**design/flow/design.v**
```verilog
`timescale 1ns / 1ps
module multiplier (
    input  wire        clk,
    input  wire        rst,      
    input  wire [31:0] x,        
    input  wire [31:0] y,        
    input  wire        start,    
    output reg  [63:0] z,        
    output wire        busy      
  );
  localparam IDLE = 1'b0;
  localparam CALC = 1'b1;
  reg        state;
  reg [5:0]  count;
  reg [31:0] M;
  reg [64:0] P;
  reg        busy_r;
  assign busy = busy_r;
  wire [31:0] A = P[64:33];
  wire [1:0]  booth_bits = P[1:0];
  wire [31:0] add_sub_val = (booth_bits == 2'b01) ? M :
       (booth_bits == 2'b10) ? (~M + 1'b1) : 32'd0;
  wire [31:0] next_A = A + add_sub_val;
  wire [64:0] next_P = {next_A[31], next_A, P[32:1]};
  always @(posedge clk or posedge rst)
  begin
    if (rst)
    begin
      state  <= IDLE;
      count  <= 6'd0;
      M      <= 32'd0;
      P      <= 65'd0;
      z      <= 64'd0;
      busy_r <= 1'b0;
    end
    else
    begin
      case (state)
        IDLE:
        begin
          if (start)
          begin
            M      <= x;
            P      <= {32'd0, y, 1'b0};
            count  <= 6'd0;
            busy_r <= 1'b1;
            state  <= CALC;
          end
        end
        CALC:
        begin
          P <= next_P;
          count <= count + 1'b1;
          if (count == 6'd31)
          begin
            state  <= IDLE;
            z      <= next_P[64:1];
            busy_r <= 1'b0;
          end
        end
      endcase
    end
  end
endmodule
`timescale 1ns / 1ps
module mac (
    input  wire        clk,
    input  wire        rst,
    input  wire [31:0] x,
    input  wire [31:0] y,
    input  wire        start,
    output wire [31:0] z,
    output wire        busy
  );
  wire        busy0;
  wire        busy1;
  wire        busy2;
  wire        busy3;
  wire [31:0] x0 = {{24{x[ 7]}}, x[ 7: 0]};
  wire [31:0] x1 = {{24{x[15]}}, x[15: 8]};
  wire [31:0] x2 = {{24{x[23]}}, x[23:16]};
  wire [31:0] x3 = {{24{x[31]}}, x[31:24]};
  wire [31:0] y0 = {{24{y[ 7]}}, y[ 7: 0]};
  wire [31:0] y1 = {{24{y[15]}}, y[15: 8]};
  wire [31:0] y2 = {{24{y[23]}}, y[23:16]};
  wire [31:0] y3 = {{24{y[31]}}, y[31:24]};
  wire [63:0] result0;
  wire [63:0] result1;
  wire [63:0] result2;
  wire [63:0] result3;
  assign busy = busy0 | busy1 | busy2 | busy3;
  assign z    = result0[31:0] + result1[31:0] + result2[31:0] + result3[31:0];
  multiplier U_mul0 (
               .clk    (clk),
               .rst    (rst),
               .x      (x0),
               .y      (y0),
               .start  (start),
               .z      (result0),
               .busy   (busy0)
             );
  multiplier U_mul1 (
               .clk    (clk),
               .rst    (rst),
               .x      (x1),
               .y      (y1),
               .start  (start),
               .z      (result1),
               .busy   (busy1)
             );
  multiplier U_mul2 (
               .clk    (clk),
               .rst    (rst),
               .x      (x2),
               .y      (y2),
               .start  (start),
               .z      (result2),
               .busy   (busy2)
             );
  multiplier U_mul3 (
               .clk    (clk),
               .rst    (rst),
               .x      (x3),
               .y      (y3),
               .start  (start),
               .z      (result3),
               .busy   (busy3)
             );
endmodule
```
**design/flow/constraint.sdc**
```tcl
create_clock -name core_clock -period 8.51 [get_ports {clk}]
set_input_delay 1.7020 -clock core_clock [delete_from_list [all_inputs] [get_ports {clk}]]
set_output_delay 1.7020 -clock core_clock [all_outputs]
set_load 0.01 [all_outputs]
```
**design/flow/run.sh**
```bash
#!/bin/bash
# the make line also repeats each setting of config.mk as NAME=value (left out here)
make -C /OpenROAD-flow-scripts/flow DESIGN_CONFIG=/design/flow/config.mk WORK_HOME=/design/flow/orfs CLKGATE_MAP_FILE= finish
```
**design/flow/config.mk**
```make
export PLATFORM = sky130hd
export DESIGN_NAME = mac
export DESIGN_NICKNAME = mac
export VERILOG_FILES = /design/flow/design.v
export SDC_FILE = /design/flow/constraint.sdc
export NUM_CORES = 4
export LEC_CHECK = 0
export CAP_MARGIN = 20
export CORE_MARGIN = 2
export CORE_UTILIZATION = 39
export SLEW_MARGIN = 20
```
==> results of run 1 <==
## stage by stage
stage	util, %	cells	instance area [um2]	setup slack (ns)	hold slack, ns
after floorplan	-	3287	28800	0.751	0.445
after global placement	41.9	4205	30600	1.56	0.471
after detailed placement	41.9	4205	30600	1.58	0.477
after CTS	44.5	4301	32500	0.888	0.490
after global routing	44.5	4301	32500	0.606	0.510
final	44.5	4301	32500	0.977	0.486
## area by class of cell
type | instances | share of cell area [%]
multi-input combinational | 2458 | 49.8
sequential | 448 | 34.5
clock inverter | 28 | 1.37
clock buffer | 68 | 4.49
inverter | 218 | 2.53
tap | 959 | 3.69
timing repair buffer | 122 | 3.65
## metal layers
metal | routed length, um | global-route usage, %
met1 | 35500 | 28.2
met2 | 30800 | 29.6
met3 | 3490 | 2.64
met4 | 1420 | 4.78
met5 | 0 | 0
==> deck_impl_summary.md, run 1 <==
Implementation Results

Critical path
  – Worst setup path start: U_mul0.z[1]$_DFFE_PP0P_
  – CP endpoint kind: primary output
  – R2r startpoint: U_mul3.M[4]$_DFFE_PP0P_
  – Worst Path Max Fanout: 4
  – Reg-to-reg endpoint: U_mul3.P[60]$_DFFE_PP0P_
  – Worst Reg-to-Reg Cells: 15
  – Worst Path Buf+Inv: 3
  – Worst Path Arrival: 5.83 ns
  – Crit path max-delay family: AND-OR/OR-AND gates
  – Critical Path Start Type: register
  – Most used cell along the critical path: fa_1
  – Worst EP required: 6.81 ns
  – R2R Setup Slk: 3.54 ns
  – CP max-delay cell: o31ai_1
  – CP Capture Point: z[31]
  – Worst path depth: 16
  – CP cell instances: inv_1, fa_1, fa_1, inv_1, ha_1, fa_1, a21oi_1, o21bai_1, a211oi_1, o31ai_1, a21oi_1, o21bai_1, nand3_1, o211ai_1, xnor2_1, clkdlybuf4s50_1
  – Crit Path Category: register to primary output
  – Largest stage delay on the critical path: 0.77 ns

Final timing
  – RSZ-0062 raised after global routing: false
  – Endpoints failing setup: 0
  – Slew Limit Fails: 0
  – Setup TNS: 0 ns
  – Crit path time final: 7.53 ns
  – Final Hold Viols: 0
  – Max Freq: 133 MHz
  – Clock skew: 0.0110 ns
  – Worst-Margin Slew: 1.01 ns
  – Worst slew margin: 32.4%
  – Final period util: 88.5%

Flow run
  – Tool warnings: 46
  – Max-cap viol count: 0

Logic synthesis
  – Synth flops: 448
  – Main logic family after synthesis: AND-OR/OR-AND gates
  – Synth area leaders: dfrtp_1 39%, ha_1 9.2%, nand2_1 8.2%
  – Fraction of registers with async set/reset: 100%
  – Simple Share, Synth: 14.6%
  – Post-Syn Area per Cell: 8.76 um2
  – Synth Seq Share: 38.9%
  – Synth top cells by count: 632 x nand2_1, 448 x dfrtp_1, 445 x o21ai_0
  – Post-synthesis cell count from yosys: 3287
  – Commonest flop: dfrtp_1
  – Area leader share: 38.9%
  – EDFF count, synth: 0
  – Xor/xnor share: 4.50%
  – Yosys warns: 1
  – Post-Syn Area: 28800 um2
  – Cell count after synthesis: 3287
  – Mux share: 2.79%
  – Synth top cell by count: nand2_1
  – Aoi share: 20.5%
  – Distinct lib cells: 84
  – Area reported by Yosys stat: 28800 um2
  – Syn_nets: 3631
  – Area leader, netlist: dfrtp_1
  – Adder share: 13.8%

Routing
  – DR vias/cell: 5.29
  – Iter 0 DRT Violations: 1556
  – Post-DRT Antenna Nets: 0
  – Final wirelength: 71300 um
  – Residual DRC: 0
  – Detailed-route via count: 22700
  – Ant diodes: 0
  – DRT Pass-1 Iters: 17
  – DR WL/cell: 16.6 um

Clocking
  – CTS Hold Bufs: 0
  – Post-CTS setup buffers: 0
  – CTS tree: built
  – Clock Pin Slew Worst Setup and Hold Paths: 0.06 ns
  – Insertion delay to the later sink of the worst-skew pair: 0.60 ns
  – Clk buf depth: 3
  – Cts bufs inserted: 52
  – Post-cts repair resize count: 0
  – Htree depth: 2
  – Root Driver: clkbuf_16
  – Clock sink count: 448

Global routing
  – First-pass GRT wire length: 119000 um
  – Gr usage total: 19.2%
  – Initial antenna violation count: 0
  – GRT overflow: 0
  – Number of global-route vias before repair: 22500
  – Pin count of the biggest net entering global routing: 172

Floorplanning
  – Die H: 276 um
  – Core Region: 73100 um2
  – Core Rows: 99
  – Die area: 76000 um2
  – Fp util: 39.4%
  – Die W: 276 um
  – IO Pins: 100

Status
  – Outcome: complete, no violations

Min path
  – Hold depth: 1
  – HP Start: U_mul3.P[63]$_DFFE_PP0P_
  – Hold Crit Class: register to register
  – Hold EP: U_mul3.P[63]$_DFFE_PP0P_

Place
  – Global placement routability congestion: 0.850
  – Post-detail-place hpwl: 49300 um
  – Port Buffers: 99

Final layout
  – Final nets: 3644
  – Comb area: 16200 um2
  – Area Overhead vs Synth: 13.0%
  – Flop area: 11200 um2
  – FILL cells: 7192
==> run 2: changes to the inputs <==
ABC_AREA = 1   (was not set)
CORE_UTILIZATION = 72   (was 39)
CTS_CLUSTER_SIZE = 75   (was not set)
PLACE_DENSITY_LB_ADDON = 0.24   (was not set)
clock period = 4.01 ns   (was 8.51 ns; I/O delays follow)
==> deck_impl_summary.md, run 2 <==
Implementation Results

Logic synthesis
  – Post-Syn Area: 32100 um2 (+12%)
  – Area reported by Yosys stat: 32100 um2 (+12%)
  – Post-Syn Area per Cell: 7.04 um2 (-20%)
  – Commonest flop: dfrtp_1
  – Aoi share: 11.8% (-8.7 points)
  – Area leader, netlist: dfrtp_1
  – Distinct lib cells: 47 (-44%)
  – Syn_nets: 4906 (+35%)
  – Synth top cells by count: 1579 x nand2_1, 812 x inv_1, 448 x dfrtp_1
  – Area leader share: 34.9% (-4.0 points)
  – Main logic family after synthesis: simple AND/OR/NAND/NOR gates
  – Simple Share, Synth: 28.5% (+14 points)
  – Synth flops: 448 (unchanged)
  – EDFF count, synth: 0 (unchanged)
  – Cell count after synthesis: 4562 (+39%)
  – Xor/xnor share: 1.06% (-3.4 points)
  – Mux share: 0% (-2.8 points)
  – Post-synthesis cell count from yosys: 4562 (+39%)
  – Synth top cell by count: nand2_1
  – Synth Seq Share: 34.9% (-4.0 points)
  – Yosys warns: 1 (unchanged)
  – Adder share: 12.3% (-1.4 points)
  – Fraction of registers with async set/reset: 100% (unchanged)
  – Synth area leaders: dfrtp_1 35%, nand2_1 18%, inv_1 9.5%

Critical path
  – Crit Path Category: register to primary output
  – Worst EP required: 3.21 ns (-3.60 ns)
  – Worst Path Buf+Inv: 3 (unchanged)
  – CP max-delay cell: fa_1
  – Worst Path Arrival: 3.91 ns (-1.92 ns)
  – Worst Reg-to-Reg Cells: 21 (+6)
  – CP cell instances: inv_1, fa_1, fa_1, inv_1, ha_4, a21oi_2, o21ai_1, a21oi_2, nor2_1, nor2_2, nand3_1, nand2_2, buf_6
  – Largest stage delay on the critical path: 0.54 ns (-0.23 ns)
  – R2R Setup Slk: 0.10 ns (-3.44 ns)
  – Worst setup path start: U_mul2.z[20]$_DFFE_PP0P_
  – Worst Path Max Fanout: 4 (unchanged)
  – Worst path depth: 13 (-3)
  – Reg-to-reg endpoint: U_mul2.P[49]$_DFFE_PP0P_
  – CP endpoint kind: primary output
  – Crit path max-delay family: adder cells
  – R2r startpoint: U_mul2.M[1]$_DFFE_PP0P_
  – Critical Path Start Type: register
  – CP Capture Point: z[31]

Place
  – Global placement routability congestion: 1.03 (+21%)
  – Post-detail-place hpwl: 71800 um (+46%)
  – Placement Setup Slack: -0.304 ns (-1.89 ns)
  – Port Buffers: 99 (unchanged)

Routing
  – Residual DRC: 0 (unchanged)
  – DRT Pass-1 Iters: 17 (unchanged)
  – Detailed-route via count: 33700 (+48%)
  – Iter 0 DRT Violations: 5099 (+230%)
  – DR vias/cell: 6.23 (+18%)
  – DR WL/cell: 20.8 um (+25%)
  – Post-DRT Antenna Nets: 0 (unchanged)
  – Final wirelength: 112000 um (+58%)

Global routing
  – Initial antenna violation count: 5 (+5)
  – Pin count of the biggest net entering global routing: 119 (-31%)
  – First-pass GRT wire length: 165000 um (+39%)
  – GRT overflow: 0 (unchanged)
  – Number of global-route vias before repair: 31900 (+42%)
  – Gr usage total: 44.5% (+25 points)

Clocking
  – Clock Pin Slew Worst Setup and Hold Paths: 0.06 ns (about the same)
  – Clock sink count: 448 (unchanged)
  – Root Driver: clkbuf_16
  – Clk buf depth: 3 (unchanged)
  – Insertion delay to the later sink of the worst-skew pair: 0.66 ns (+0.06 ns)
  – CTS tree: built
  – Cts bufs inserted: 49 (-5.8%)
  – Htree depth: 2 (unchanged)

Final timing
  – Max Freq: 212 MHz
  – Slew Limit Fails: 0 (unchanged)
  – Clock skew: 0.0381 ns (+0.0271 ns)
  – Crit path time final: 4.71 ns
  – Final period util: 118% (+29 points)
  – Worst slew margin: 21.1% (-11 points)
  – Final Hold Viols: 0 (unchanged)
  – Worst-Margin Slew: 1.18 ns (+0.168 ns)
  – Setup TNS: -11.72 ns (-11.72 ns)
  – Fin worst setup slack: -0.702 ns (-1.68 ns)
  – RSZ-0062 raised after global routing: true
  – Hold Slack: 0.483 ns (-0.00338 ns)
  – Endpoints failing setup: 28 (+28)

Min path
  – Hold Crit Class: register to register
  – Hold depth: 2 (+1)
  – Hold EP: U_mul3.P[55]$_DFFE_PP0P_
  – HP Start: U_mul3.P[55]$_DFFE_PP0P_

Final layout
  – Final nets: 5129 (+41%)
  – Post-Route Utilization: 85.7% (+41 points)
  – Area Overhead vs Synth: 17.8%

Floorplanning
  – Die area: 46300 um2 (-39%)
  – IO Pins: 100 (unchanged)
  – Die W: 215 um (-22%)
  – Die H: 215 um (-22%)
  – Core Region: 44100 um2 (-40%)
  – Fp util: 72.8% (+33 points)
  – Core Rows: 77 (-22%)

Flow run
  – Tool warnings: 48 (+4.3%)
  – Max-cap viol count: 0 (unchanged)

Status
  – SO Viols: setup timing
  – Outcome: complete, but fails checks
==> run 2: through the flow <==
stage | cell area (um2) | cells
floorplan | 32100 | 4562
global placement | 34500 | 5306
detailed placement | 34500 | 5306
CTS | 37100 | 5405
global route | 37800 | 5414
finish | 37800 | 5416
==> run 2: repair_timing <==
action | in CTS | in global routing
hold buffers | 0 | 0
endpoints found under the setup margin | 30 | 47
pin swaps | 60 | 72
resized | 325 | 159
buffers inserted | 13 | 12
==> run 2: area by class of cell <==
class	count	area (um2)
antenna	2	5.00
clock inverter	24	364
sequential	448	11200
tap	592	741
clock buffer	64	1400
timing repair buffer	278	2430
inverter	831	3120
fill	2580	6290
multi-input combinational	3177	18600
==> run 2: metal layers <==
| metal | part of all wire, % | up-vias | GRT usage [%] |
|---|---|---|---|
| met3 | 13 | 752 | 9.78 |
| met2 | 44 | 2628 | 70.4 |
| li1 | - | 14800 | - |
| met4 | 7.4 | 4 | 22.2 |
| met1 | 35 | 15500 | 58.1 |
| met5 | 0.035 | - | 0 |
==> run 3: changes to the inputs <==
ABC_AREA = not set   (was 1)
CORE_UTILIZATION = 69   (was 72)
CTS_CLUSTER_DIAMETER = 29   (was not set)
CTS_CLUSTER_SIZE = 58   (was 75)
MAX_ROUTING_LAYER = met4   (was not set)
PLACE_DENSITY_LB_ADDON = not set   (was 0.24)
SETUP_SLACK_MARGIN = 1.78   (was not set)
clock period = 6.07 ns   (was 4.01 ns; I/O delays follow)
==> deck_impl_summary.md, run 3 <==
Implementation Results

Status
  – Outcome: complete, but fails checks
  – SO Viols: setup timing

Floorplanning
  – Core Rows: 74 (-3.9%)
  – Core Region: 41000 um2 (-7.0%)
  – Fp util: 70.2% (-2.6 points)
  – Die area: 43400 um2 (-6.3%)
  – Die W: 208 um (-3.2%)
  – Die H: 208 um (-3.2%)
  – IO Pins: 100 (unchanged)

Critical path
  – Worst EP required: 4.86 ns (+1.65 ns)
  – Worst Reg-to-Reg Cells: 15 (-29%)
  – Crit Path Category: register to primary output
  – Worst Path Arrival: 4.99 ns (+1.08 ns)
  – Largest stage delay on the critical path: 0.71 ns (+0.17 ns)
  – R2R Setup Slk: 1.82 ns (+1.72 ns)
  – Reg-to-reg endpoint: U_mul3.P[58]$_DFFE_PP0P_
  – Worst Path Max Fanout: 5 (+1)
  – Crit path max-delay family: AND-OR/OR-AND gates
  – CP Capture Point: z[30]
  – Critical Path Start Type: register
  – Worst setup path start: U_mul0.z[11]$_DFFE_PP0P_
  – CP endpoint kind: primary output
  – Worst Path Buf+Inv: 3 (unchanged)
  – R2r startpoint: U_mul3.M[4]$_DFFE_PP0P_
  – CP max-delay cell: fa_1
  – Worst path depth: 15 (+2)
  – CP cell instances: inv_1, fa_1, fa_1, inv_1, ha_4, a21o_1, a21o_1, a21oi_2, o211ai_1, a31oi_4, o31ai_4, a311o_2, a221oi_2, xnor2_1, buf_2

Logic synthesis
  – Synth Seq Share: 38.9% (+4.0 points)
  – Area leader, netlist: dfrtp_1
  – Synth top cells by count: 632 x nand2_1, 448 x dfrtp_1, 445 x o21ai_0
  – Syn_nets: 3631 (-26%)
  – Yosys warns: 1 (unchanged)
  – Synth flops: 448 (unchanged)
  – Post-Syn Area: 28800 um2 (-10%)
  – Area reported by Yosys stat: 28800 um2 (-10%)
  – Area leader share: 38.9% (+4.0 points)
  – Post-Syn Area per Cell: 8.76 um2 (+24%)
  – Main logic family after synthesis: AND-OR/OR-AND gates
  – Simple Share, Synth: 14.6% (-14 points)
  – Fraction of registers with async set/reset: 100% (unchanged)
  – Adder share: 13.8% (+1.4 points)
  – Synth area leaders: dfrtp_1 39%, ha_1 9.2%, nand2_1 8.2%
  – Xor/xnor share: 4.50% (+3.4 points)
  – Mux share: 2.79% (+2.8 points)
  – Cell count after synthesis: 3287 (-28%)
  – Distinct lib cells: 84 (+79%)
  – Synth top cell by count: nand2_1
  – Commonest flop: dfrtp_1
  – EDFF count, synth: 0 (unchanged)
  – Aoi share: 20.5% (+8.7 points)
  – Post-synthesis cell count from yosys: 3287 (-28%)

Flow run
  – Max-cap viol count: 0 (unchanged)
  – Tool warnings: 47 (-2.1%)

Final timing
  – Fin worst setup slack: -0.136 ns (+0.566 ns)
  – Final Hold Viols: 0 (unchanged)
  – Clock skew: 0.0280 ns (-0.0102 ns)
  – Worst slew margin: 29.4% (+8.3 points)
  – Final period util: 102% (-15 points)
  – Hold Slack: 0.489 ns (+0.00662 ns)
  – Slew Limit Fails: 0 (unchanged)
  – Worst-Margin Slew: 1.06 ns (-0.122 ns)
  – RSZ-0062 raised after global routing: true
  – Crit path time final: 6.21 ns
  – Endpoints failing setup: 1 (-96%)
  – Max Freq: 161 MHz

Min path
  – HP Start: U_mul1.P[48]$_DFFE_PP0P_
  – Hold Crit Class: register to register
  – Hold EP: U_mul1.P[48]$_DFFE_PP0P_
  – Hold depth: 2 (unchanged)

Routing
  – Detailed-route via count: 26700 (-21%)
  – DRT Pass-1 Iters: 7 (-10)
  – Iter 0 DRT Violations: 3155 (-38%)
  – Post-DRT Antenna Nets: 0 (unchanged)
  – DR WL/cell: 22.4 um (+8.1%)
  – DR vias/cell: 6.64 (+6.7%)
  – Final wirelength: 90100 um (-20%)
  – Residual DRC: 0 (unchanged)

Clocking
  – Cts bufs inserted: 105 (+110%)
  – Htree depth: 3 (+1)
  – Root Driver: clkbuf_16
  – CTS tree: built
  – Clk buf depth: 3 (unchanged)
  – Clock sink count: 448 (unchanged)
  – Clock Pin Slew Worst Setup and Hold Paths: 0.05 ns (about the same)
  – CTS Hold Bufs: 0 (unchanged)
  – Insertion delay to the later sink of the worst-skew pair: 0.68 ns (+0.02 ns)

Final layout
  – Comb area: 17100 um2 (-8.0%)
  – Area Overhead vs Synth: 21.9%
  – Flop area: 11200 um2 (about the same)
  – FILL cells: 2079 (-19%)
  – Final nets: 3741 (-27%)
  – Post-Route Utilization: 85.6% (-0.15 points)

Place
  – Post-detail-place hpwl: 49400 um (-31%)
  – Port Buffers: 99 (unchanged)
  – Global placement routability congestion: 0.941 (-8.9%)

Global routing
  – Pin count of the biggest net entering global routing: 97 (-18%)
  – Gr usage total: 39.4% (-5.1 points)
  – GRT overflow: 0 (unchanged)
  – Initial antenna violation count: 1 (-4)
  – Number of global-route vias before repair: 26600 (-17%)
  – First-pass GRT wire length: 134000 um (-18%)
run 3: layout make-up:
cell class	instances	area share [%]
Multi-Input combinational cell	2458	48.6
Sequential cell	448	32.0
Clock buffer	141	8.53
Timing Repair Buffer	166	4.19
Clock inverter	53	2.45
Inverter	218	2.35
Tap cell	532	1.90
Antenna cell	1	0.00713
run 3: repair_timing:
action | 4_1_cts | 5_1_grt
gates cloned | 0 | 0
endpoints found under the setup margin | 51 | 68
resized | 191 | 129
buffers inserted | 21 | 23
pin swaps | 39 | 51
run 3: per-layer routing:
| metal | wire length [um] | part of all wire (%) | global-route usage (%) |
|---|---|---|---|
| met4 | 5740 | 6.4 | 20.7 |
| met2 | 44000 | 49 | 65.4 |
| met1 | 32600 | 36 | 46.1 |
| met5 | 0 | 0 | - |
| met3 | 7830 | 8.7 | 6.69 |
run 3: metrics by stage:
step                cells  instance area [um2]  setup TNS [ns]  setup WS, ns
finish               4017                35100          -0.136        -0.136
global route         4017                35100          -0.161        -0.161
CTS                  3993                34400               0         0.308
detailed placement   3778                30200               0         0.471
global placement     3778                30200               0         0.470
floorplan            3287                28900         -538.11         -1.20
==> run 4: changes to the inputs <==
CORE_UTILIZATION = 58   (was 69)
CTS_CLUSTER_DIAMETER = not set   (was 29)
CTS_CLUSTER_SIZE = not set   (was 58)
MAX_ROUTING_LAYER = not set   (was met4)
SETUP_SLACK_MARGIN = not set   (was 1.78)
clock period = 3.81 ns   (was 6.07 ns; I/O delays follow)
==> deck_impl_summary.md, run 4 <==
Implementation Results

Critical path
  – R2r startpoint: U_mul3.M[2]$_DFFE_PP0P_
  – Worst path depth: 19 (+4)
  – Worst Reg-to-Reg Cells: 17 (+2)
  – CP cell instances: inv_2, fa_1, fa_1, inv_1, ha_2, fa_2, a21oi_2, o21bai_2, a211oi_2, buf_4, o31ai_4, a21oi_4, o21bai_4, buf_4, buf_6, nand3_4, o21ai_2, xor2_1, buf_2
  – Reg-to-reg endpoint: U_mul3.P[59]$_DFFE_PP0P_
  – Worst EP required: 3.05 ns (-1.81 ns)
  – Worst Path Buf+Inv: 6 (+3)
  – Largest stage delay on the critical path: 0.51 ns (-0.20 ns)
  – Worst Path Arrival: 4.47 ns (-0.52 ns)
  – Crit path max-delay family: adder cells
  – Critical Path Start Type: register
  – Crit Path Category: register to primary output
  – CP Capture Point: z[23]
  – R2R Setup Slk: -0.16 ns (-1.98 ns)
  – Worst Path Max Fanout: 3 (-2)
  – CP endpoint kind: primary output
  – CP max-delay cell: fa_1
  – Worst setup path start: U_mul2.z[1]$_DFFE_PP0P_

Final timing
  – Final period util: 137% (+35 points)
  – Clock skew: 0.0174 ns (-0.0106 ns)
  – Worst-Margin Slew: 0.977 ns (-0.0816 ns)
  – Max Freq: 191 MHz
  – Final Hold Viols: 0 (unchanged)
  – Endpoints failing setup: 41 (+40)
  – Crit path time final: 5.23 ns
  – RSZ-0062 raised after global routing: true
  – Fin worst setup slack: -1.42 ns (-1.28 ns)
  – Worst slew margin: 34.8% (+5.4 points)
  – Slew Limit Fails: 0 (unchanged)

Place
  – Global placement routability congestion: 0.906 (-3.7%)
  – Port Buffers: 99 (unchanged)
  – Dpl cells: 4234 (+12%)
  – DP Area: 32800 um2 (+8.8%)
  – Post-detail-place hpwl: 53200 um (+7.8%)

Logic synthesis
  – Post-Syn Area: 28800 um2 (unchanged)
  – Area leader share: 38.9% (unchanged)
  – Post-synthesis cell count from yosys: 3287 (unchanged)
  – Synth area leaders: dfrtp_1 39%, ha_1 9.2%, nand2_1 8.2%
  – Commonest flop: dfrtp_1
  – Synth Seq Share: 38.9% (unchanged)
  – Synth top cells by count: 632 x nand2_1, 448 x dfrtp_1, 445 x o21ai_0
  – Main logic family after synthesis: AND-OR/OR-AND gates
  – Syn_nets: 3631 (unchanged)
  – Synth top cell by count: nand2_1
  – Mux share: 2.79% (unchanged)
  – Post-Syn Area per Cell: 8.76 um2 (unchanged)
  – Adder share: 13.8% (unchanged)
  – Area reported by Yosys stat: 28800 um2 (unchanged)
  – EDFF count, synth: 0 (unchanged)
  – Area leader, netlist: dfrtp_1
  – Fraction of registers with async set/reset: 100% (unchanged)
  – Yosys warns: 1 (unchanged)
  – Xor/xnor share: 4.50% (unchanged)
  – Distinct lib cells: 84 (unchanged)
  – Cell count after synthesis: 3287 (unchanged)
  – Aoi share: 20.5% (unchanged)
  – Synth flops: 448 (unchanged)
  – Simple Share, Synth: 14.6% (unchanged)

Flow run
  – Max-cap viol count: 0 (unchanged)
  – Tool warnings: 47 (unchanged)

Clocking
  – Clk buf depth: 3 (unchanged)
  – Clock Pin Slew Worst Setup and Hold Paths: 0.06 ns (about the same)
  – Cts bufs inserted: 50 (-52%)
  – Insertion delay to the later sink of the worst-skew pair: 0.61 ns (-0.07 ns)
  – Clock sink count: 448 (unchanged)
  – Root Driver: clkbuf_16
  – CTS tree: built
  – Htree depth: 2 (-1)
  – CTS Hold Bufs: 0 (unchanged)

Min path
  – Hold Crit Class: register to register
  – HP Start: U_mul3.P[63]$_DFFE_PP0P_
  – Hold depth: 1 (-1)
  – Hold EP: U_mul3.P[63]$_DFFE_PP0P_

Final layout
  – Post-layout instance area: 37100 um2 (+5.7%)
  – Area Overhead vs Synth: 28.9%
  – FILL cells: 3438 (+65%)
  – Final nets: 4052 (+8.3%)
  – Final cell count without fillers: 4411 (+9.8%)

Routing
  – Detailed-route via count: 25600 (-4.1%)
  – Post-DRT Antenna Nets: 0 (unchanged)
  – Residual DRC: 0 (unchanged)
  – Iter 0 DRT Violations: 1922 (-39%)
  – DR vias/cell: 5.80 (-13%)
  – Final wirelength: 80700 um (-10%)
  – DRT Pass-1 Iters: 5 (-2)
  – DR WL/cell: 18.3 um (-18%)
  – Ant diodes: 0 (-1)

Floorplanning
  – Core Region: 49000 um2 (+19%)
  – IO Pins: 100 (unchanged)
  – Die area: 51400 um2 (+19%)
  – Fp util: 58.8% (-11 points)
  – Core Rows: 81 (+9.5%)
  – Die H: 227 um (+8.9%)
  – Die W: 227 um (+8.9%)

Global routing
  – GRT overflow: 0 (unchanged)
  – Initial antenna violation count: 0 (-1)
  – Number of global-route vias before repair: 25800 (-3.0%)
  – Gr usage total: 30.4% (-9.0 points)
  – First-pass GRT wire length: 127000 um (-5.6%)
  – Pin count of the biggest net entering global routing: 86 (-11%)

Status
  – Outcome: complete, but fails checks
  – SO Viols: setup timing
## run 4: what timing repair did
action                                  CTS  global route
pin swaps                               111           158
gates resized                           304           241
endpoints found under the setup margin   75            91
setup buffers                            40            54
## run 4: layout make-up
type | instances | area [um2] | share of cell area, %
clock buffers | 68 | 1430 | 3.85
well taps | 664 | 831 | 2.24
clock inverters | 23 | 259 | 0.698
multi-input cells | 2458 | 18200 | 49.1
inverters | 218 | 825 | 2.22
repair buffers | 532 | 4330 | 11.7
flip-flops and latches | 448 | 11200 | 30.2
## run 4: stage by stage
step | hold slack (ns) | setup TNS (ns) | setup slack [ns] | utilization (%)
3_3_place_gp | 0.468 | -23.08 | -1.22 | 67.1
5_1_grt | 0.519 | -34.23 | -1.51 | 75.8
6_report | 0.486 | -28.51 | -1.42 | 75.8
4_1_cts | 0.486 | -26.41 | -1.36 | 72.6
2_1_floorplan | 0.445 | -1350.47 | -3.01 | -
3_5_place_dp | 0.477 | -26.49 | -1.31 | 67.1
## run 4: layer usage
metal / up-vias / global-route usage [%] / share of wire [%] / wire (um)
li1: 12200 / - / - / -
met1: 12600 / 38.7 / 42 / 34100
met2: 594 / 53.7 / 51 / 40900
met3: 174 / 3.02 / 3.6 / 2870
met4: 0 / 11.2 / 3.5 / 2830
met5: - / 0 / 0 / 0
==> run 5: changes to the inputs <==
CELL_PAD_IN_SITES_DETAIL_PLACEMENT = 0   (was not set)
CORE_UTILIZATION = 70   (was 58)
CTS_CLUSTER_DIAMETER = 379   (was not set)
CTS_CLUSTER_SIZE = 93   (was not set)
GPL_TIMING_DRIVEN = 1   (was not set)
MAX_ROUTING_LAYER = met4   (was not set)
PLACE_DENSITY_LB_ADDON = 0.05   (was not set)
SETUP_SLACK_MARGIN = 0.43   (was not set)
SLEW_MARGIN = 5   (was 20)
clock period = 3.5 ns   (was 3.81 ns; I/O delays follow)
==> deck_impl_summary.md, run 5 <==
Flow Results at a Glance

Logic synthesis
  – Main logic family after synthesis: AND-OR/OR-AND gates
  – Post-Syn Area: 28800 um2 (unchanged)
  – Area reported by Yosys stat: 28800 um2 (unchanged)
  – Adder share: 13.8% (unchanged)
  – Area leader share: 38.9% (unchanged)
  – Syn_nets: 3631 (unchanged)
  – Mux share: 2.79% (unchanged)
  – Xor/xnor share: 4.50% (unchanged)
  – Post-synthesis cell count from yosys: 3287 (unchanged)
  – Yosys warns: 1 (unchanged)
  – Distinct lib cells: 84 (unchanged)
  – Aoi share: 20.5% (unchanged)
  – Post-Syn Area per Cell: 8.76 um2 (unchanged)
  – Area leader, netlist: dfrtp_1
  – EDFF count, synth: 0 (unchanged)
  – Synth flops: 448 (unchanged)
  – Synth top cell by count: nand2_1
  – Simple Share, Synth: 14.6% (unchanged)
  – Synth top cells by count: 632 x nand2_1, 448 x dfrtp_1, 445 x o21ai_0
  – Synth area leaders: dfrtp_1 39%, ha_1 9.2%, nand2_1 8.2%
  – Fraction of registers with async set/reset: 100% (unchanged)
  – Cell count after synthesis: 3287 (unchanged)
  – Commonest flop: dfrtp_1
  – Synth Seq Share: 38.9% (unchanged)

Status
  – Tool Error: [ERROR GRT-0232] Routing congestion too high. Check the congestion heatmap in the GUI.
  – Outcome: aborted with a tool error
  – Fail Step: global routing

Place
  – Placement Setup Slack: -1.55 ns (-0.241 ns)
  – Post-detail-place hpwl: 57700 um (+8.3%)
  – Global placement routability congestion: 0.968 (+6.8%)
  – Port Buffers: 99 (unchanged)

Clocking
  – Root Driver: clkbuf_16
  – Htree depth: 1 (-1)
  – Cts bufs inserted: 8 (-84%)
  – Clock sink count: 448 (unchanged)
  – Clk buf depth: 3 (unchanged)

Global routing
  – Gr usage total: 78.3%
  – GRT overflow: 67

Floorplanning
  – Die area: 42800 um2 (-17%)
  – Fp util: 70.7% (+12 points)
  – Core Rows: 74 (-8.6%)
  – IO Pins: 100 (unchanged)
  – Die W: 207 um (-8.8%)
  – Die H: 207 um (-8.8%)
  – Core Region: 40700 um2 (-17%)
==> run 5: timing repair <==
item,CTS
buffers inserted,101
setup endpoints to repair,122
hold buffers,0
gates cloned,0
pin swaps,236
gates resized,550
==> run 5: stage by stage <==
step	util, %	setup TNS [ns]	std cells	area [um2]	hold WS [ns]
2_1_floorplan	-	-1466.13	3287	29400	0.445
3_3_place_gp	82.9	-33.90	4190	33800	0.463
3_5_place_dp	82.9	-41.15	4190	33800	0.480
4_1_cts	90.2	-46.36	4303	36700	0.370
==> run 5: routing by layer <==
metal  GRT overflow  global-route usage (%)
met1              0                    77.1
met2             34                    94.5
met3              2                    58.9
met4             31                    77.9
met5              -                       -
==> run 6: changes to the inputs <==
ABC_AREA = 1   (was not set)
CELL_PAD_IN_SITES_DETAIL_PLACEMENT = not set   (was 0)
CORE_UTILIZATION = 72   (was 70)
CTS_CLUSTER_DIAMETER = not set   (was 379)
CTS_CLUSTER_SIZE = 75   (was 93)
GPL_TIMING_DRIVEN = not set   (was 1)
MAX_ROUTING_LAYER = not set   (was met4)
PLACE_DENSITY_LB_ADDON = 0.24   (was 0.05)
SETUP_SLACK_MARGIN = 1.19   (was 0.43)
SLEW_MARGIN = 20   (was 5)
clock period = 4.01 ns   (was 3.5 ns; I/O delays follow)
==> deck_impl_summary.md, run 6 <==
Flow Results at a Glance

Logic synthesis
  – Post-synthesis cell count from yosys: 4562 (+39%)
  – Simple Share, Synth: 28.5% (+14 points)
  – Cell count after synthesis: 4562 (+39%)
  – Synth top cell by count: nand2_1
  – Post-Syn Area per Cell: 7.04 um2 (-20%)
  – Area reported by Yosys stat: 32100 um2 (+12%)
  – Commonest flop: dfrtp_1
  – Mux share: 0% (-2.8 points)
  – Area leader share: 34.9% (-4.0 points)
  – Synth flops: 448 (unchanged)
  – Adder share: 12.3% (-1.4 points)
  – Xor/xnor share: 1.06% (-3.4 points)
  – Synth area leaders: dfrtp_1 35%, nand2_1 18%, inv_1 9.5%
  – Distinct lib cells: 47 (-44%)
  – Main logic family after synthesis: simple AND/OR/NAND/NOR gates
  – Syn_nets: 4906 (+35%)
  – Synth top cells by count: 1579 x nand2_1, 812 x inv_1, 448 x dfrtp_1
  – Yosys warns: 1 (unchanged)
  – Aoi share: 11.8% (-8.7 points)
  – Post-Syn Area: 32100 um2 (+12%)
  – Synth Seq Share: 34.9% (-4.0 points)
  – Fraction of registers with async set/reset: 100% (unchanged)
  – Area leader, netlist: dfrtp_1
  – EDFF count, synth: 0 (unchanged)

Clocking
  – Cts bufs inserted: 50 (+42)
  – Clock sink count: 448 (unchanged)
  – Root Driver: clkbuf_16
  – Htree depth: 2 (+1)
  – Clk buf depth: 3 (unchanged)
  – CTS Hold Bufs: 0 (unchanged)

Place
  – Port Buffers: 99 (unchanged)
  – DP Area: 34800 um2 (+3.0%)
  – Global placement routability congestion: 1.00 (+3.4%)
  – Post-detail-place hpwl: 70200 um (+22%)

Floorplanning
  – Core Region: 44100 um2 (+8.3%)
  – Die H: 215 um (+4.0%)
  – Fp util: 72.8% (+2.1 points)
  – Core Rows: 77 (+4.1%)
  – IO Pins: 100 (unchanged)
  – Die W: 215 um (+4.0%)
  – Die area: 46300 um2 (+8.3%)

Status
  – Tool Error: [ERROR GRT-0232] Routing congestion too high. Check the congestion heatmap in the GUI.
  – Outcome: aborted with a tool error
  – Fail Step: global routing

Global routing
  – Gr usage total: 92.6%
  – GRT overflow: 1104
-- run 6: per-stage QoR --
stage / std cells / setup WS [ns] / setup TNS, ns
floorplan: 4562 / -2.85 / -1276.42
global placement: 5263 / -0.163 / -0.703
detailed placement: 5263 / -0.204 / -1.87
CTS: 5422 / -0.527 / -8.50
-- run 6: timing repair --
item | 4_1_cts
pin swaps | 282
buffers inserted | 69
endpoints found under the setup margin | 135
resized | 692
-- run 6: layer usage --
layer | global-route usage (%) | overflow
met5 | 49.5 | 10
met4 | 103 | 437
met3 | 81.9 | 55
met2 | 105 | 586
met1 | 89.0 | 16
==> run 7: changes to the inputs <==
CELL_PAD_IN_SITES_GLOBAL_PLACEMENT = 3   (was not set)
CORE_MARGIN = 3   (was 2)
CORE_UTILIZATION = 40   (was 72)
CTS_CLUSTER_SIZE = not set   (was 75)
GPL_ROUTABILITY_DRIVEN = 0   (was not set)
PLACE_DENSITY_LB_ADDON = not set   (was 0.24)
SETUP_SLACK_MARGIN = not set   (was 1.19)
clock period = 7.0 ns   (was 4.01 ns; I/O delays follow)
==> deck_impl_summary.md, run 7 <==
Implementation Results

Routing
  – Iter 0 DRT Violations: 1810
  – Ant diodes: 0
  – Post-DRT Antenna Nets: 0
  – Detailed-route via count: 28200
  – Residual DRC: 0
  – Final wirelength: 100000 um
  – DR vias/cell: 4.92
  – DR WL/cell: 17.5 um
  – DRT Pass-1 Iters: 6

Final timing
  – Final Hold Viols: 0
  – Crit path time final: 5.62 ns
  – Clock skew: 0.0322 ns
  – Slew Limit Fails: 0
  – Fin worst setup slack: 1.38 ns
  – Final period util: 80.3%
  – Worst slew margin: 31.5%
  – RSZ-0062 raised after global routing: false
  – Worst-Margin Slew: 1.02 ns
  – Max Freq: 178 MHz
  – Endpoints failing setup: 0

Critical path
  – Worst setup path start: U_mul2.z[1]$_DFFE_PP0P_
  – R2r startpoint: U_mul1.M[1]$_DFFE_PP0P_
  – CP endpoint kind: primary output
  – Most used cell along the critical path: nand2_1
  – Critical Path Start Type: register
  – R2R Setup Slk: 2.88 ns
  – Worst EP required: 5.60 ns
  – CP cell instances: inv_1, fa_1, fa_1, inv_1, ha_1, fa_1, nand2_1, nand2_1, nand2_2, inv_1, nand3_1, nand3b_1, nand2_1, nand2_1, xor2_1, clkdlybuf4s50_1
  – Worst Reg-to-Reg Cells: 20
  – Worst Path Arrival: 4.22 ns
  – Worst Path Max Fanout: 3
  – Crit path max-delay family: adder cells
  – Worst path depth: 16
  – Crit Path Category: register to primary output
  – Worst Path Buf+Inv: 4
  – CP Capture Point: z[21]
  – Reg-to-reg endpoint: U_mul1.P[63]$_DFFE_PP0P_
  – Largest stage delay on the critical path: 0.55 ns
  – CP max-delay cell: clkdlybuf4s50_1

Floorplanning
  – Die H: 289 um (+34%)
  – Die area: 83700 um2 (+81%)
  – Core Rows: 103 (+34%)
  – Die W: 289 um (+34%)
  – Core Region: 79300 um2 (+80%)
  – Fp util: 40.5% (-32 points)
  – IO Pins: 100 (unchanged)

Logic synthesis
  – Synth area leaders: dfrtp_1 35%, nand2_1 18%, inv_1 9.5%
  – Commonest flop: dfrtp_1
  – Simple Share, Synth: 28.5% (unchanged)
  – Post-synthesis cell count from yosys: 4562 (unchanged)
  – Aoi share: 11.8% (unchanged)
  – Synth top cells by count: 1579 x nand2_1, 812 x inv_1, 448 x dfrtp_1
  – EDFF count, synth: 0 (unchanged)
  – Synth flops: 448 (unchanged)
  – Xor/xnor share: 1.06% (unchanged)
  – Area leader, netlist: dfrtp_1
  – Mux share: 0% (unchanged)
  – Area reported by Yosys stat: 32100 um2 (unchanged)
  – Adder share: 12.3% (unchanged)
  – Post-Syn Area: 32100 um2 (unchanged)
  – Fraction of registers with async set/reset: 100% (unchanged)
  – Distinct lib cells: 47 (unchanged)
  – Area leader share: 34.9% (unchanged)
  – Cell count after synthesis: 4562 (unchanged)
  – Syn_nets: 4906 (unchanged)
  – Yosys warns: 1 (unchanged)
  – Main logic family after synthesis: simple AND/OR/NAND/NOR gates
  – Synth Seq Share: 34.9% (unchanged)
  – Synth top cell by count: nand2_1
  – Post-Syn Area per Cell: 7.04 um2 (unchanged)

Clocking
  – Post-CTS setup buffers: 0 (-100%)
  – Insertion delay to the later sink of the worst-skew pair: 0.63 ns
  – Root Driver: clkbuf_16
  – Cts bufs inserted: 55 (+10%)
  – Clock Pin Slew Worst Setup and Hold Paths: 0.06 ns
  – Clk buf depth: 3 (unchanged)
  – Htree depth: 2 (unchanged)
  – CTS tree: built
  – Clock sink count: 448 (unchanged)
  – CTS Hold Bufs: 0 (unchanged)
  – Post-cts repair resize count: 0 (-100%)

Final layout
  – Final nets: 4976
  – Final cell count without fillers: 5729
  – Comb area: 17200 um2
  – Post-Route Utilization: 45.6%
  – Flop area: 11200 um2
  – FILL cells: 8397
  – Area Overhead vs Synth: 12.5%
  – Post-layout instance area: 36100 um2

Global routing
  – Pin count of the biggest net entering global routing: 173
  – Number of global-route vias before repair: 27300
  – Gr usage total: 24.1%
  – Initial antenna violation count: 0
  – First-pass GRT wire length: 157000 um
  – GRT overflow: 0

Place
  – Placement Setup Slack: 2.01 ns (+2.22 ns)
  – Port Buffers: 99 (unchanged)
  – Post-detail-place hpwl: 76900 um (+9.4%)
  – Dpl cells: 5625 (+6.9%)
  – DP Area: 34100 um2 (-2.1%)

Status
  – Outcome: complete, no violations

Min path
  – HP Start: U_mul3.P[10]$_DFFE_PP0P_
  – Hold Crit Class: register to register
  – Hold EP: U_mul3.z[8]$_DFFE_PP0P_
  – Hold depth: 2

Flow run
  – Max-cap viol count: 0
  – Tool warnings: 50
run 7: metal layers:
metal	track usage (%)	share of wire (%)	up-vias
li1	-	-	14500
met1	37.0	52	13100
met2	36.3	42	507
met3	2.42	4.0	88
met4	5.14	1.9	0
met5	0	0	-
run 7: metrics by stage:
step | TNS (ns) | hold WS, ns
after floorplan | -204.80 | 0.448
after global placement | 0 | 0.461
after detailed placement | 0 | 0.466
after CTS | 0 | 0.483
after global routing | 0 | 0.501
final | 0 | 0.479
run 7: final cells by class:
class                      count  area share, %
inverter                     831           8.65
sequential                   448           31.0
multi-input combinational   3177           47.7
timing repair buffer         119           3.26
tap                         1050           3.64
clock buffer                  72           4.35
clock inverter                32           1.33
==> run 8: changes to the inputs <==
CELL_PAD_IN_SITES_DETAIL_PLACEMENT = 0   (was not set)
CELL_PAD_IN_SITES_GLOBAL_PLACEMENT = not set   (was 3)
CORE_MARGIN = 2   (was 3)
CORE_UTILIZATION = 71   (was 40)
CTS_CLUSTER_DIAMETER = 195   (was not set)
CTS_CLUSTER_SIZE = 13   (was not set)
GPL_ROUTABILITY_DRIVEN = not set   (was 0)
GPL_TIMING_DRIVEN = 1   (was not set)
PLACE_DENSITY_LB_ADDON = 0.2   (was not set)
SETUP_SLACK_MARGIN = 0.84   (was not set)
SLEW_MARGIN = 40   (was 20)
clock period = 4.96 ns   (was 7.0 ns; I/O delays follow)
==> deck_impl_summary.md, run 8 <==
Implementation Results

Routing
  – Residual DRC: 0 (unchanged)
  – DR WL/cell: 18.4 um (+5.3%)
  – Iter 0 DRT Violations: 3298 (+82%)
  – DRT Pass-1 Iters: 8 (+2)
  – Post-DRT Antenna Nets: 0 (unchanged)
  – DR vias/cell: 5.86 (+19%)
  – Ant diodes: 0 (unchanged)
  – Detailed-route via count: 30900 (+9.7%)
  – Final wirelength: 97200 um (-3.1%)

Global routing
  – Gr usage total: 40.3% (+16 points)
  – First-pass GRT wire length: 151000 um (-4.0%)
  – Number of global-route vias before repair: 29800 (+9.1%)
  – GRT overflow: 0 (unchanged)
  – Pin count of the biggest net entering global routing: 109 (-37%)
  – Initial antenna violation count: 0 (unchanged)

Critical path
  – Worst Path Buf+Inv: 4 (unchanged)
  – CP Capture Point: z[29]
  – CP endpoint kind: primary output
  – CP max-delay cell: fa_1
  – Worst path depth: 15 (-1)
  – Most used cell along the critical path: nand2_1
  – Crit path max-delay family: adder cells
  – Worst setup path start: U_mul0.z[6]$_DFFE_PP0P_
  – R2r startpoint: U_mul2.M[1]$_DFFE_PP0P_
  – Worst Path Max Fanout: 4 (+1)
  – Critical Path Start Type: register
  – CP cell instances: inv_1, fa_1, fa_1, inv_1, ha_4, a21oi_2, o21ai_1, nand2_1, nand3b_1, buf_4, nand3b_1, nand2_1, nand2_1, nand2_2, buf_6
  – R2R Setup Slk: 1.03 ns (-1.85 ns)
  – Worst Reg-to-Reg Cells: 18 (-10%)
  – Largest stage delay on the critical path: 0.50 ns (-0.05 ns)
  – Worst EP required: 3.97 ns (-1.63 ns)
  – Reg-to-reg endpoint: U_mul2.P[46]$_DFFE_PP0P_
  – Crit Path Category: register to primary output
  – Worst Path Arrival: 3.84 ns (-0.38 ns)

Clocking
  – Cts bufs inserted: 40 (-27%)
  – CTS Hold Bufs: 0 (unchanged)
  – Clock Pin Slew Worst Setup and Hold Paths: 0.07 ns (about the same)
  – CTS tree: built
  – Htree depth: 2 (unchanged)
  – Root Driver: clkbuf_16
  – Clk buf depth: 3 (unchanged)
  – Clock sink count: 448 (unchanged)
  – Insertion delay to the later sink of the worst-skew pair: 0.61 ns (-0.02 ns)

Logic synthesis
  – EDFF count, synth: 0 (unchanged)
  – Synth Seq Share: 34.9% (unchanged)
  – Simple Share, Synth: 28.5% (unchanged)
  – Mux share: 0% (unchanged)
  – Synth top cell by count: nand2_1
  – Commonest flop: dfrtp_1
  – Syn_nets: 4906 (unchanged)
  – Post-Syn Area per Cell: 7.04 um2 (unchanged)
  – Adder share: 12.3% (unchanged)
  – Area leader, netlist: dfrtp_1
  – Distinct lib cells: 47 (unchanged)
  – Aoi share: 11.8% (unchanged)
  – Yosys warns: 1 (unchanged)
  – Synth flops: 448 (unchanged)
  – Cell count after synthesis: 4562 (unchanged)
  – Synth top cells by count: 1579 x nand2_1, 812 x inv_1, 448 x dfrtp_1
  – Xor/xnor share: 1.06% (unchanged)
  – Post-Syn Area: 32100 um2 (unchanged)
  – Main logic family after synthesis: simple AND/OR/NAND/NOR gates
  – Synth area leaders: dfrtp_1 35%, nand2_1 18%, inv_1 9.5%
  – Post-synthesis cell count from yosys: 4562 (unchanged)
  – Fraction of registers with async set/reset: 100% (unchanged)
  – Area leader share: 34.9% (unchanged)
  – Area reported by Yosys stat: 32100 um2 (unchanged)

Final timing
  – Final period util: 97.3% (+17 points)
  – Worst-Margin Slew: 0.886 ns (-0.135 ns)
  – Setup TNS: 0 ns (unchanged)
  – Endpoints failing setup: 0 (unchanged)
  – Hold Slack: 0.484 ns (+0.00483 ns)
  – Max Freq: 207 MHz
  – Slew Limit Fails: 0 (unchanged)
  – Final Hold Viols: 0 (unchanged)
  – Worst slew margin: 40.3% (+8.8 points)
  – RSZ-0062 raised after global routing: true
  – Clock skew: 0.0372 ns (+0.00498 ns)
  – Crit path time final: 4.83 ns

Place
  – Post-detail-place hpwl: 68600 um (-11%)
  – DP Area: 33700 um2 (-1.1%)
  – Port Buffers: 99 (unchanged)
  – Global placement routability congestion: 1.01

Floorplanning
  – Core Rows: 77 (-25%)
  – Die H: 217 um (-25%)
  – Die area: 46900 um2 (-44%)
  – Fp util: 72.3% (+32 points)
  – Core Region: 44400 um2 (-44%)
  – Die W: 217 um (-25%)
  – IO Pins: 100 (unchanged)

Min path
  – Hold Crit Class: register to register
  – Hold EP: U_mul3.P[61]$_DFFE_PP0P_
  – Hold depth: 2 (unchanged)
  – HP Start: U_mul3.P[61]$_DFFE_PP0P_

Final layout
  – Post-layout instance area: 36300 um2 (+0.50%)
  – FILL cells: 3033 (-64%)
  – Comb area: 18400 um2 (+6.6%)
  – Final nets: 5026 (+1.0%)
  – Flop area: 11200 um2 (about the same)
  – Area Overhead vs Synth: 13.0%

Flow run
  – Tool warnings: 47 (-6.0%)
  – Max-cap viol count: 0 (unchanged)

Status
  – Outcome: complete, no violations
run 8: metrics by stage:
| step | setup WS, ns | cells | utilization (%) |
|---|---|---|---|
| 3_5_place_dp | 0.177 | 5182 | 75.9 |
| 2_1_floorplan | -2.09 | 4562 | - |
| 4_1_cts | 0.266 | 5260 | 80.8 |
| 6_report | 0.133 | 5276 | 81.7 |
| 3_3_place_gp | 0.281 | 5177 | 75.6 |
| 5_1_grt | 0.0319 | 5276 | 81.7 |
run 8: final cells by class:
type / instances / area share (%)
Timing Repair Buffer: 184 / 4.85
Tap cell: 592 / 2.04
Inverter: 831 / 8.60
Sequential cell: 448 / 30.9
Multi-Input combinational cell: 3177 / 50.6
Clock inverter: 3 / 0.152
Clock buffer: 41 / 2.83
run 8: repair_timing:
action,4_1_cts,5_1_grt
endpoints found under the setup margin,30,58
resized,331,84
setup buffers,34,16
gates cloned,0,0
pin swaps,72,53
run 8: per-layer routing:
metal | up-vias | share of wire (%) | routed length (um) | global-route usage, %
li1 | 14600 | - | - | -
met1 | 14400 | 40 | 39100 | 53.4
met2 | 1601 | 45 | 43800 | 63.8
met3 | 320 | 9.9 | 9650 | 8.91
met4 | 0 | 4.7 | 4570 | 18.2
met5 | - | 0 | 0 | 0
==> run 9: changes to the inputs <==
ABC_AREA = not set   (was 1)
CELL_PAD_IN_SITES_DETAIL_PLACEMENT = not set   (was 0)
CELL_PAD_IN_SITES_GLOBAL_PLACEMENT = 3   (was not set)
CORE_UTILIZATION = 50   (was 71)
CTS_CLUSTER_DIAMETER = 337   (was 195)
CTS_CLUSTER_SIZE = not set   (was 13)
GPL_ROUTABILITY_DRIVEN = 1   (was not set)
MAX_ROUTING_LAYER = met5   (was not set)
PLACE_DENSITY_LB_ADDON = 0.06   (was 0.2)
SETUP_SLACK_MARGIN = not set   (was 0.84)
SLEW_MARGIN = 20   (was 40)
TNS_END_PERCENT = 60   (was not set)
clock period = 4.02 ns   (was 4.96 ns; I/O delays follow)
==> deck_impl_summary.md, run 9 <==
Flow Results at a Glance

Logic synthesis
  – Post-Syn Area per Cell: 8.76 um2 (+24%)
  – Fraction of registers with async set/reset: 100% (unchanged)
  – Yosys warns: 1 (unchanged)
  – Adder share: 13.8% (+1.4 points)
  – Simple Share, Synth: 14.6% (-14 points)
  – Area leader share: 38.9% (+4.0 points)
  – Synth top cells by count: 632 x nand2_1, 448 x dfrtp_1, 445 x o21ai_0
  – Synth top cell by count: nand2_1
  – Post-Syn Area: 28800 um2 (-10%)
  – Synth area leaders: dfrtp_1 39%, ha_1 9.2%, nand2_1 8.2%
  – Commonest flop: dfrtp_1
  – Syn_nets: 3631 (-26%)
  – Mux share: 2.79% (+2.8 points)
  – Main logic family after synthesis: AND-OR/OR-AND gates
  – Post-synthesis cell count from yosys: 3287 (-28%)
  – Synth Seq Share: 38.9% (+4.0 points)
  – Aoi share: 20.5% (+8.7 points)
  – Cell count after synthesis: 3287 (-28%)
  – Synth flops: 448 (unchanged)
  – Area leader, netlist: dfrtp_1
  – EDFF count, synth: 0 (unchanged)
  – Xor/xnor share: 4.50% (+3.4 points)
  – Area reported by Yosys stat: 28800 um2 (-10%)
  – Distinct lib cells: 84 (+79%)

Floorplanning
  – Fp util: 50.8% (-22 points)
  – Die W: 244 um (+13%)
  – Die area: 59500 um2 (+27%)
  – Core Rows: 87 (+13%)
  – Core Region: 56700 um2 (+28%)
  – Die H: 244 um (+13%)

Status
  – Tool Error: [ERROR FLW-0024] Place density exceeds 1.0 (current PLACE_DENSITY_LB_ADDON =  0.06). Please check if the value of  PLACE_DENSITY_LB_ADDON is between 0 and 0.99.
  – Fail Step: global placement without I/O
  – Outcome: aborted with a tool error
==> run 10: changes to the inputs <==
CELL_PAD_IN_SITES_GLOBAL_PLACEMENT = not set   (was 3)
CORE_UTILIZATION = 40   (was 50)
CTS_CLUSTER_DIAMETER = not set   (was 337)
GPL_ROUTABILITY_DRIVEN = not set   (was 1)
GPL_TIMING_DRIVEN = not set   (was 1)
MAX_ROUTING_LAYER = not set   (was met5)
PLACE_DENSITY_LB_ADDON = not set   (was 0.06)
TNS_END_PERCENT = not set   (was 60)
clock period = 6.72 ns   (was 4.02 ns; I/O delays follow)
==> deck_impl_summary.md, run 10 <==
Implementation Results

Global routing
  – M3 GR Usage: 2.58%
  – Pin count of the biggest net entering global routing: 170
  – M1 GR Usage: 28.4%
  – GRT overflow: 0
  – Gr usage total: 19.3%
  – Number of global-route vias before repair: 22500
  – Most Used Layer, Global Route: met2
  – First-pass GRT wire length: 118000 um
  – Initial antenna violation count: 1
  – GR Util met2: 30.0%

Place
  – Global placement routability congestion: 0.866
  – DP Area: 30600 um2
  – Port Buffers: 99
  – Post-detail-place hpwl: 49100 um

Final timing
  – Final Hold Viols: 0
  – Slew Limit Fails: 0
  – Worst-Margin Slew: 1.14 ns
  – Worst slew margin: 23.3%
  – Clock skew: 0.0256 ns
  – Final period util: 96.2%
  – Endpoints failing setup: 0
  – Max Freq: 155 MHz
  – Crit path time final: 6.46 ns
  – Setup TNS: 0 ns

Floorplanning
  – Die W: 272 um (+12%)
  – Die area: 74200 um2 (+25%)
  – Core Region: 71400 um2 (+26%)
  – Core Rows: 98 (+13%)
  – Die H: 272 um (+12%)
  – Fp util: 40.4% (-10 points)
  – IO Pins: 100

Logic synthesis
  – Area leader, netlist: dfrtp_1
  – Area reported by Yosys stat: 28800 um2 (unchanged)
  – Simple Share, Synth: 14.6% (unchanged)
  – Synth Seq Share: 38.9% (unchanged)
  – Synth top cells by count: 632 x nand2_1, 448 x dfrtp_1, 445 x o21ai_0
  – Post-Syn Area: 28800 um2 (unchanged)
  – Synth top cell by count: nand2_1
  – Xor/xnor share: 4.50% (unchanged)
  – Area leader share: 38.9% (unchanged)
  – Synth area leaders: dfrtp_1 39%, ha_1 9.2%, nand2_1 8.2%
  – Aoi share: 20.5% (unchanged)
  – EDFF count, synth: 0 (unchanged)
  – Main logic family after synthesis: AND-OR/OR-AND gates
  – Mux share: 2.79% (unchanged)
  – Syn_nets: 3631 (unchanged)
  – Cell count after synthesis: 3287 (unchanged)
  – Post-synthesis cell count from yosys: 3287 (unchanged)
  – Fraction of registers with async set/reset: 100% (unchanged)
  – Adder share: 13.8% (unchanged)
  – Distinct lib cells: 84 (unchanged)
  – Post-Syn Area per Cell: 8.76 um2 (unchanged)
  – Synth flops: 448 (unchanged)
  – Yosys warns: 1 (unchanged)
  – Commonest flop: dfrtp_1

Min path
  – Hold Crit Class: register to register
  – HP Start: U_mul3.P[63]$_DFFE_PP0P_
  – Hold depth: 1
  – Hold EP: U_mul3.P[63]$_DFFE_PP0P_

Clocking
  – Post-CTS setup buffers: 0
  – CTS tree: built
  – Cts bufs inserted: 54
  – Clk buf depth: 3
  – Root Driver: clkbuf_16
  – Clock Pin Slew Worst Setup and Hold Paths: 0.06 ns
  – Clock sink count: 448
  – Htree depth: 2
  – Insertion delay to the later sink of the worst-skew pair: 0.61 ns

Critical path
  – Worst Path Buf+Inv: 3
  – Worst Path Max Fanout: 3
  – Worst Reg-to-Reg Cells: 14
  – Critical Path Start Type: register
  – CP cell instances: inv_1, fa_1, fa_1, inv_1, ha_1, fa_1, a21oi_2, o21bai_2, a211oi_2, o31ai_4, a21oi_2, o21bai_1, nand3_1, o211ai_1, xnor2_1, clkdlybuf4s50_1
  – Worst setup path start: U_mul2.z[1]$_DFFE_PP0P_
  – CP endpoint kind: primary output
  – Worst Path Arrival: 5.12 ns
  – Worst path depth: 16
  – CP max-delay cell: clkdlybuf4s50_1
  – R2R Setup Slk: 1.73 ns
  – CP Capture Point: z[31]
  – Crit path max-delay family: adder cells
  – Largest stage delay on the critical path: 0.61 ns
  – Worst EP required: 5.38 ns
  – Crit Path Category: register to primary output
  – Reg-to-reg endpoint: U_mul3.P[58]$_DFFE_PP0P_
  – Most used cell along the critical path: fa_1
  – R2r startpoint: U_mul3.M[4]$_DFFE_PP0P_

Flow run
  – Tool warnings: 49
  – Max-cap viol count: 0

Status
  – Outcome: complete, no violations

Routing
  – DRT Pass-1 Iters: 5
  – Post-DRT Antenna Nets: 0
  – Final wirelength: 71200 um
  – Residual DRC: 0
  – DR vias/cell: 5.33
  – Detailed-route via count: 22900
  – Iter 0 DRT Violations: 1468
  – DR WL/cell: 16.6 um

Final layout
  – Post-layout instance area: 32500 um2
  – Area Overhead vs Synth: 13.0%
  – Final nets: 3649
  – Post-Route Utilization: 45.6%
==> run 10: metal layers <==
layer | share of wire [%] | vias up | wire length [um]
li1 | - | 11400 | -
met1 | 50 | 11100 | 35600
met2 | 44 | 357 | 31300
met3 | 4.2 | 80 | 3000
met4 | 1.8 | 0 | 1270
met5 | 0 | - | 0
==> run 10: cell type report <==
cell class                 count  area [um2]
clock buffer                  80        1640
sequential                   448       11200
inverter                     218         825
timing repair buffer         125        1210
antenna                        1        2.50
clock inverter                17         234
tap                          950        1190
multi-input combinational   2458       16200
fill                        7025       38800
==> run 10: timing repair <==
action	in CTS	in global routing
hold buffers	0	0
gates resized	3	5
endpoints found under the setup margin	3	3
pin swaps	0	3
==> run 10: stage by stage <==
step                      cells  hold slack (ns)  setup slack (ns)
after detailed placement   4199            0.474             0.491
after CTS                  4296            0.485            0.0498
after floorplan            3287            0.445            -0.681
after global placement     4199            0.468             0.467
final                      4297            0.477             0.257
after global routing       4296            0.514          -0.00394
